==> job 6276 <==
==> flow/design.v <==
module pokey_advanced (
    input clk,               
    input enable_179mhz,     
    input reset_n,           
    input [3:0] addr,        
    input [7:0] din,         
    input we,                
    output reg audio_pwm     
);
    reg [7:0] audf [0:3];  
    reg [7:0] audc [0:3];  
    reg [7:0] audctl;      
    reg [3:0]  poly4;
    reg [4:0]  poly5;
    reg [16:0] poly17; 
    reg [15:0] counter [0:3]; 
    reg [3:0]  chan_out;    
    reg [4:0] count_64k;    
    reg [6:0] count_15k;    
    reg tick_64khz;
    reg tick_15khz;
    always @(posedge clk) begin
        tick_64khz <= 0;
        tick_15khz <= 0;
        if (!reset_n) begin
            count_64k <= 0;
            count_15k <= 0;
        end else if (enable_179mhz) begin
            if (count_64k == 27) begin  
                count_64k <= 0;
                tick_64khz <= 1;
            end else begin
                count_64k <= count_64k + 1;
            end
            if (count_15k == 113) begin  
                count_15k <= 0;
                tick_15khz <= 1;
            end else begin
                count_15k <= count_15k + 1;
            end
        end
    end
    always @(posedge clk) begin
        if (!reset_n) begin
            audctl <= 0;
            audc[0]<=0; audc[1]<=0; audc[2]<=0; audc[3]<=0;
            audf[0]<=0; audf[1]<=0; audf[2]<=0; audf[3]<=0;
        end else if (we) begin
            case (addr)
                0: audf[0] <= din;
                1: audc[0] <= din;
                2: audf[1] <= din;
                3: audc[1] <= din;
                4: audf[2] <= din;
                5: audc[2] <= din;
                6: audf[3] <= din;
                7: audc[3] <= din;
                8: audctl <= din;
            endcase
        end
    end
    wire p4_next = !(poly4[3] ^ poly4[2]);
    wire p5_next = !(poly5[4] ^ poly5[2]);
    wire p17_next = !(poly17[16] ^ poly17[4]);
    always @(posedge clk) begin
        if (!reset_n) begin
            poly4 <= 4'b1011;
            poly5 <= 5'b10101;
            poly17 <= 17'b10101010101010101;
        end else if (enable_179mhz) begin
            poly4 <= {poly4[2:0], p4_next};
            poly5 <= {poly5[3:0], p5_next};
            poly17 <= {poly17[15:0], p17_next};
        end
    end
    wire link_12 = audctl[4];
    wire link_34 = audctl[3];
    wire use_15khz = audctl[0];  
    integer i;
    reg channel_tick;  
    always @(posedge clk) begin
        if (!reset_n) begin
            counter[0] <= 0; counter[1] <= 0; counter[2] <= 0; counter[3] <= 0;
            chan_out <= 0;
        end else
        for (i=0; i<4; i=i+1) begin
            channel_tick = (use_15khz) ? tick_15khz : tick_64khz;
            if (i == 0 && audctl[6]) channel_tick = enable_179mhz;
            if (i == 2 && audctl[5]) channel_tick = enable_179mhz;
            if (channel_tick) begin
                if (!((i==1 && link_12) || (i==3 && link_34))) begin
                    if (counter[i] == 0) begin
                        if (i==0 && link_12) 
                            counter[i] <= {audf[1], audf[0]}; 
                        else if (i==2 && link_34) 
                            counter[i] <= {audf[3], audf[2]}; 
                        else 
                            counter[i] <= audf[i];
                        case (audc[i][7:5])
                            3'b000: chan_out[i] <= poly17[16] && poly5[4];  
                            3'b001: chan_out[i] <= poly5[4];                
                            3'b010: chan_out[i] <= poly17[16] && poly5[4]; 
                            3'b011: chan_out[i] <= poly5[4];               
                            3'b100: chan_out[i] <= poly17[16];              
                            3'b101: chan_out[i] <= ~chan_out[i];            
                            3'b110: chan_out[i] <= poly17[16];             
                            3'b111: chan_out[i] <= ~chan_out[i];            
                        endcase
                    end else begin
                        counter[i] <= counter[i] - 1;
                    end
                end
            end
        end
    end
    reg [5:0] mixed_audio; 
    integer k;
    always @(*) begin
        mixed_audio = 0;
        for (k=0; k<4; k=k+1) begin
            if (chan_out[k]) begin
                mixed_audio = mixed_audio + audc[k][3:0];
            end
        end
    end
    reg [5:0] pwm_counter;
    always @(posedge clk) begin
        if (!reset_n) begin
            pwm_counter <= 0;
            audio_pwm <= 0;
        end else begin
            pwm_counter <= pwm_counter + 1;
            audio_pwm <= (pwm_counter < mixed_audio);
        end
    end
endmodule
==> flow/run.sh <==
#!/bin/bash
# the make line also repeats each setting of config.mk as NAME=value (left out here)
make -C /OpenROAD-flow-scripts/flow DESIGN_CONFIG=/design/flow/config.mk WORK_HOME=/design/flow/orfs CLKGATE_MAP_FILE= finish
==> flow/config.mk <==
export PLATFORM = sky130hd
export DESIGN_NAME = pokey_advanced
export DESIGN_NICKNAME = pokey_advanced
export VERILOG_FILES = /design/flow/design.v
export SDC_FILE = /design/flow/constraint.sdc
export NUM_CORES = 4
export LEC_CHECK = 0
export ABC_AREA = 0
export CAP_MARGIN = 20
export CORE_MARGIN = 2
export CORE_UTILIZATION = 72
export CTS_CLUSTER_DIAMETER = 103
export CTS_CLUSTER_SIZE = 37
export PLACE_DENSITY = 0.37
export SETUP_SLACK_MARGIN = 0.87
export SLEW_MARGIN = 20
==> flow/constraint.sdc <==
create_clock -name core_clock -period 3.05 [get_ports {clk}]
set_input_delay 0.6100 -clock core_clock [delete_from_list [all_inputs] [get_ports {clk}]]
set_output_delay 0.6100 -clock core_clock [all_outputs]
set_load 0.01 [all_outputs]
==> inputs of job 4361, as changes to job 6276 <==
Settings changed: ABC_AREA 0 to unset, CORE_UTILIZATION 72 to 14, CTS_CLUSTER_DIAMETER 103 to unset, CTS_CLUSTER_SIZE 37 to unset, PLACE_DENSITY 0.37 to unset, SETUP_SLACK_MARGIN 0.87 to unset.
==> flow/constraint.sdc (replaced) <==
create_clock -name core_clock -period 8.42 [get_ports {clk}]
set_input_delay 1.6840 -clock core_clock [delete_from_list [all_inputs] [get_ports {clk}]]
set_output_delay 1.6840 -clock core_clock [all_outputs]
set_load 0.01 [all_outputs]
==> inputs of job 6549, as changes to job 6276 <==
Settings changed: ABC_AREA 0 to unset, CORE_UTILIZATION 72 to 58, CTS_CLUSTER_DIAMETER 103 to unset, CTS_CLUSTER_SIZE 37 to unset, PLACE_DENSITY 0.37 to unset, SETUP_SLACK_MARGIN 0.87 to unset.
==> flow/constraint.sdc (replaced) <==
create_clock -name core_clock -period 4.12 [get_ports {clk}]
set_input_delay 0.8240 -clock core_clock [delete_from_list [all_inputs] [get_ports {clk}]]
set_output_delay 0.8240 -clock core_clock [all_outputs]
set_load 0.01 [all_outputs]
==> inputs of job 773, as changes to job 6276 <==
Settings changed: ABC_AREA 0 to 1, HOLD_SLACK_MARGIN set to 0.3, PLACE_DENSITY 0.37 to 0.4, SETUP_SLACK_MARGIN 0.87 to unset.
==> flow/constraint.sdc (replaced) <==
create_clock -name core_clock -period 2.9 [get_ports {clk}]
set_input_delay 0.5800 -clock core_clock [delete_from_list [all_inputs] [get_ports {clk}]]
set_output_delay 0.5800 -clock core_clock [all_outputs]
set_load 0.01 [all_outputs]
==> results <==
item                                                                     job 6276                   job 773                  job 6549     job 4361
Run status                                               finished with violations  finished with violations  finished with violations  no timing/DRC/antenna violations
Reasons for failing layout checks                                    setup timing              setup timing              setup timing            -
Static Leakage                                                         0.00389 uW                0.00475 uW                0.00382 uW   0.00367 uW
Clock distribution power                                                  2250 uW                   2340 uW                   1600 uW       771 uW
Final Setup Violations                                                          1                         1                         1            0
Buffers excl. clock                                                            55                        51                        49           21
Part of the total power dissipated in the clock network                     46.7%                     43.0%                     45.9%        45.4%
Min Tclk post-route                                                       4350 ps                   3620 ps                   4320 ps      5040 ps
Sequential Power Share                                                      48.3%                     45.7%                     49.3%        49.7%
Fraction of power consumed by combinational cells                            5.0%                     11.3%                      4.9%         4.8%
Final core occ                                                              85.0%                     84.6%                     66.7%        16.6%
P&R area growth vs syn                                                      14.5%                     13.9%                     12.9%        17.7%
Critical hold path startpoint                                      pwm_counter[0]                audf[0][1]                poly17[12]   poly17[10]
Layout filler cell count                                                      659                       797                      1190         6695
Wl on met1                                                                8690 um                   9860 um                   9180 um      9380 um
Clock Pin Slew Worst Setup and Hold Paths                                   60 ps                     60 ps                     70 ps        70 ps
Combinational share of cell area                                            50.8%                     48.1%                     50.7%        47.5%
Vias after detailed routing                                                  7470                      8828                      7178         6963
Synthesized area                                                        8520 um^2                 9000 um^2                 8520 um^2    8520 um^2
Stages on the worst setup path                                                 22                        24                        22           22
End point of the most critical hold path                           pwm_counter[0]                audf[0][1]                poly17[12]   poly17[10]
Share of total power consumed by net switching                              22.7%                     25.9%                     24.2%        25.8%
Power density normalized to cell area                                 494 nW/um^2               531 nW/um^2               364 nW/um^2  169 nW/um^2
Slack of the critical path                                               -1300 ps                   -717 ps                   -197 ps      3380 ps
Pre-placement core utilization                                              74.3%                     74.3%                     59.1%        14.1%
Sum of routed wire length over all layers                                21000 um                  22500 um                  20300 um     20000 um
Top achievable clock speed                                                230 MHz                   276 MHz                   232 MHz      198 MHz

* * *

==> inputs of 03-19 <==
Starts from the design.v that is shown in full above.
==> flow/config.mk <==
export PLATFORM = sky130hd
export DESIGN_NAME = pokey_advanced
export DESIGN_NICKNAME = pokey_advanced
export VERILOG_FILES = /design/flow/design.v
export SDC_FILE = /design/flow/constraint.sdc
export NUM_CORES = 4
export LEC_CHECK = 0
export ABC_AREA = 1
export CAP_MARGIN = 35
export CORE_ASPECT_RATIO = 1.27
export CORE_MARGIN = 7
export CORE_UTILIZATION = 24
export CTS_CLUSTER_DIAMETER = 246
export CTS_CLUSTER_SIZE = 94
export MAX_ROUTING_LAYER = met5
export MIN_ROUTING_LAYER = met1
export PLACE_DENSITY_LB_ADDON = 0.15
export SETUP_SLACK_MARGIN = -0.05
export SLEW_MARGIN = 20
==> flow/constraint.sdc <==
create_clock -name core_clock -period 3.89 [get_ports {clk}]
set_input_delay 0.7780 -clock core_clock [delete_from_list [all_inputs] [get_ports {clk}]]
set_output_delay 0.7780 -clock core_clock [all_outputs]
set_load 0.01 [all_outputs]
run.sh (not shown) runs the stock make flow with config.mk's settings and CLKGATE_MAP_FILE=.
==> 11-18: changes against 03-19 <==
==> flow/config.mk (replaced) <==
export PLATFORM = sky130hd
export DESIGN_NAME = pokey_advanced
export DESIGN_NICKNAME = pokey_advanced
export VERILOG_FILES = /design/flow/design.v
export SDC_FILE = /design/flow/constraint.sdc
export NUM_CORES = 4
export LEC_CHECK = 0
export CAP_MARGIN = 20
export CORE_MARGIN = 2
export CORE_UTILIZATION = 72
export SLEW_MARGIN = 20
==> flow/constraint.sdc (replaced) <==
create_clock -name core_clock -period 5.2 [get_ports {clk}]
set_input_delay 1.0400 -clock core_clock [delete_from_list [all_inputs] [get_ports {clk}]]
set_output_delay 1.0400 -clock core_clock [all_outputs]
set_load 0.01 [all_outputs]
==> 03-14: changes against 03-19 <==
==> flow/config.mk (replaced) <==
export PLATFORM = sky130hd
export DESIGN_NAME = pokey_advanced
export DESIGN_NICKNAME = pokey_advanced
export VERILOG_FILES = /design/flow/design.v
export SDC_FILE = /design/flow/constraint.sdc
export NUM_CORES = 4
export LEC_CHECK = 0
export ABC_AREA = 0
export CAP_MARGIN = 35
export CORE_ASPECT_RATIO = 1.27
export CORE_MARGIN = 2
export CORE_UTILIZATION = 72
export CTS_CLUSTER_DIAMETER = 80
export HOLD_SLACK_MARGIN = -0.08
export MAX_ROUTING_LAYER = met4
export MIN_ROUTING_LAYER = met1
export SLEW_MARGIN = 20
==> flow/constraint.sdc (replaced) <==
create_clock -name core_clock -period 3.49 [get_ports {clk}]
set_input_delay 0.6980 -clock core_clock [delete_from_list [all_inputs] [get_ports {clk}]]
set_output_delay 0.6980 -clock core_clock [all_outputs]
set_load 0.01 [all_outputs]
==> 12-16: changes against 03-19 <==
--- a/flow/config.mk
+++ b/flow/config.mk
@@ -10,6 +10,7 @@
 export CORE_ASPECT_RATIO = 1.27
-export CORE_MARGIN = 7
-export CORE_UTILIZATION = 24
-export CTS_CLUSTER_DIAMETER = 246
-export CTS_CLUSTER_SIZE = 94
+export CORE_MARGIN = 2
+export CORE_UTILIZATION = 72
+export CTS_CLUSTER_DIAMETER = 129
+export CTS_CLUSTER_SIZE = 14
+export HOLD_SLACK_MARGIN = 0.29
 export MAX_ROUTING_LAYER = met5
@@ -17,3 +18,3 @@
 export PLACE_DENSITY_LB_ADDON = 0.15
-export SETUP_SLACK_MARGIN = -0.05
+export SETUP_SLACK_MARGIN = 0.86
 export SLEW_MARGIN = 20
==> flow/constraint.sdc (replaced) <==
create_clock -name core_clock -period 2.89 [get_ports {clk}]
set_input_delay 0.5780 -clock core_clock [delete_from_list [all_inputs] [get_ports {clk}]]
set_output_delay 0.5780 -clock core_clock [all_outputs]
set_load 0.01 [all_outputs]
==> summary of the runs <==
Of 03-14 and 11-18, 03-14 has the higher total power (gap 40%, measured against 11-18).
12-16 completed and failed the layout checks on setup timing. 11-18 ran to the end with no violations. 03-14 produced a layout that fails on setup timing. 03-19 ran to the end with no violations.
Cell area: 03-19 > 12-16 > 03-14 > 11-18.
Final cell count: 03-19 > 12-16 > 03-14 > 11-18.
Global-route usage, lowest first: 03-19, 11-18, 03-14, 12-16.
==> figures <==
                                                                       03-14                     12-16                    03-19                   11-18
Number of post-CTS setup repair buffers                                    1                         5                        0                       0
Share of cell area taken by muxes after synthesis                      0.114                         0                        0                   0.114
Reg power frac                                                         0.496                     0.467                    0.450                   0.468
Worst Hold Path EP                                 pwm_counter[0]$_SDFF_PN0_   audf[0][5]$_SDFFE_PN0P_  audf[0][7]$_SDFFE_PN0P_  poly17[2]$_SDFFE_PN1P_
Run status                                          finished with violations  finished with violations  no timing/DRC/antenna violations  no timing/DRC/antenna violations
Reasons for failing layout checks                               setup timing              setup timing                        -                       -
Multi-input gate area in the final layout                           4840 µm²                  4990 µm²                 4870 µm²                4790 µm²
Number of global-route vias before repair                               7225                      8235                     7818                    7054
Met2 layer wire length in the routed design                          10.4 mm                   12.0 mm                  12.1 mm                 9.63 mm
Cell internal pwr                                                    3.11 mW                   3.87 mW                  2.96 mW                 2.30 mW
Leakage                                                              3.81 nW                   4.74 nW                  4.62 nW                 3.73 nW

* * *

==> inputs of run E <==
RTL: the design.v shown in full above, as it stands there.
Settings: LEC_CHECK=0, ABC_AREA=1, CAP_MARGIN=20, CORE_MARGIN=2, CORE_UTILIZATION=72, CTS_CLUSTER_DIAMETER=352, CTS_CLUSTER_SIZE=95, PLACE_DENSITY_LB_ADDON=0.08, SETUP_SLACK_MARGIN=-0.33, SLEW_MARGIN=20; clock period 3.33 ns.
==> run Z: changes against run E <==
- CORE_UTILIZATION: 72 -> 69
- CTS_CLUSTER_DIAMETER: 352 -> unset
- CTS_CLUSTER_SIZE: 95 -> unset
- PLACE_DENSITY: unset -> 0.39
- PLACE_DENSITY_LB_ADDON: 0.08 -> unset
- SETUP_SLACK_MARGIN: -0.33 -> unset
==> flow/constraint.sdc (replaced) <==
create_clock -name core_clock -period 2.89 [get_ports {clk}]
set_input_delay 0.5780 -clock core_clock [delete_from_list [all_inputs] [get_ports {clk}]]
set_output_delay 0.5780 -clock core_clock [all_outputs]
set_load 0.01 [all_outputs]
==> run B: changes against run E <==
- ABC_AREA: 1 -> unset
- CORE_UTILIZATION: 72 -> 66
- CTS_CLUSTER_DIAMETER: 352 -> unset
- CTS_CLUSTER_SIZE: 95 -> unset
- PLACE_DENSITY_LB_ADDON: 0.08 -> unset
- SETUP_SLACK_MARGIN: -0.33 -> unset
==> flow/constraint.sdc (replaced) <==
create_clock -name core_clock -period 3.95 [get_ports {clk}]
set_input_delay 0.7900 -clock core_clock [delete_from_list [all_inputs] [get_ports {clk}]]
set_output_delay 0.7900 -clock core_clock [all_outputs]
set_load 0.01 [all_outputs]
==> impl_report.txt <==
==== FLOW RESULTS ====
----------------------------------------------------
[GRT]
  Number of global-route vias before repair ........................ between 8000 and 9000

[Final timing]
  Finish-stage setup viols ........................ 1
  Setup slack of the critical path after layout ........................ -0.643 ns

[Drt]
  Total wirelength of the detailed-routed design ........................ about 22000 microns
  Post-Route M1 WL ........................ 9510 microns

[Placed design]
  Setup slack at placement ........................ -0.696 ns

[Floorplanning]
  Area enclosed by the die boundary ........................ 0.0140 sq mm

[Cells and area]
  Total of fill cells in the finished design ........................ 939

[Run status]
  Failing layout criteria .......................... negative setup slack
  Run status ........................ complete, but fails checks

[Worst setup path]
  Instance count on the critical path ........................ 23

----------------------------------------------------
That was run Z.
==> impl_report.txt <==
==== FLOW RESULTS ====
----------------------------------------------------
[Run status]
  Run status ........................ complete, but fails checks
  Failing layout criteria .......................... negative setup slack

[Drt]
  Post-Route M1 WL ........................ roughly 8800 microns
  Total wirelength of the detailed-routed design ........................ a little over 20000 microns

[Final timing]
  Setup slack of the critical path after layout ........................ -0.412 ns
  Finish-stage setup viols ........................ 1

[GRT]
  Number of global-route vias before repair ........................ 6939

[Cells and area]
  Total of fill cells in the finished design ........................ between 900 and 1000

----------------------------------------------------
That was run B.
==> impl_report.txt <==
==== FLOW RESULTS ====
----------------------------------------------------
[Final timing]
  Finish-stage setup viols ........................ 1
  Setup slack of the critical path after layout ........................ -0.360 ns

[Placed design]
  Setup slack at placement ........................ -0.467 ns

[Worst setup path]
  Instance count on the critical path ........................ 25

[Run status]
  Failing layout criteria .......................... negative setup slack
  Run status ........................ complete, but fails checks

----------------------------------------------------
That was run E.
Power figures rest on the tool's default switching activity, not on a simulated workload.
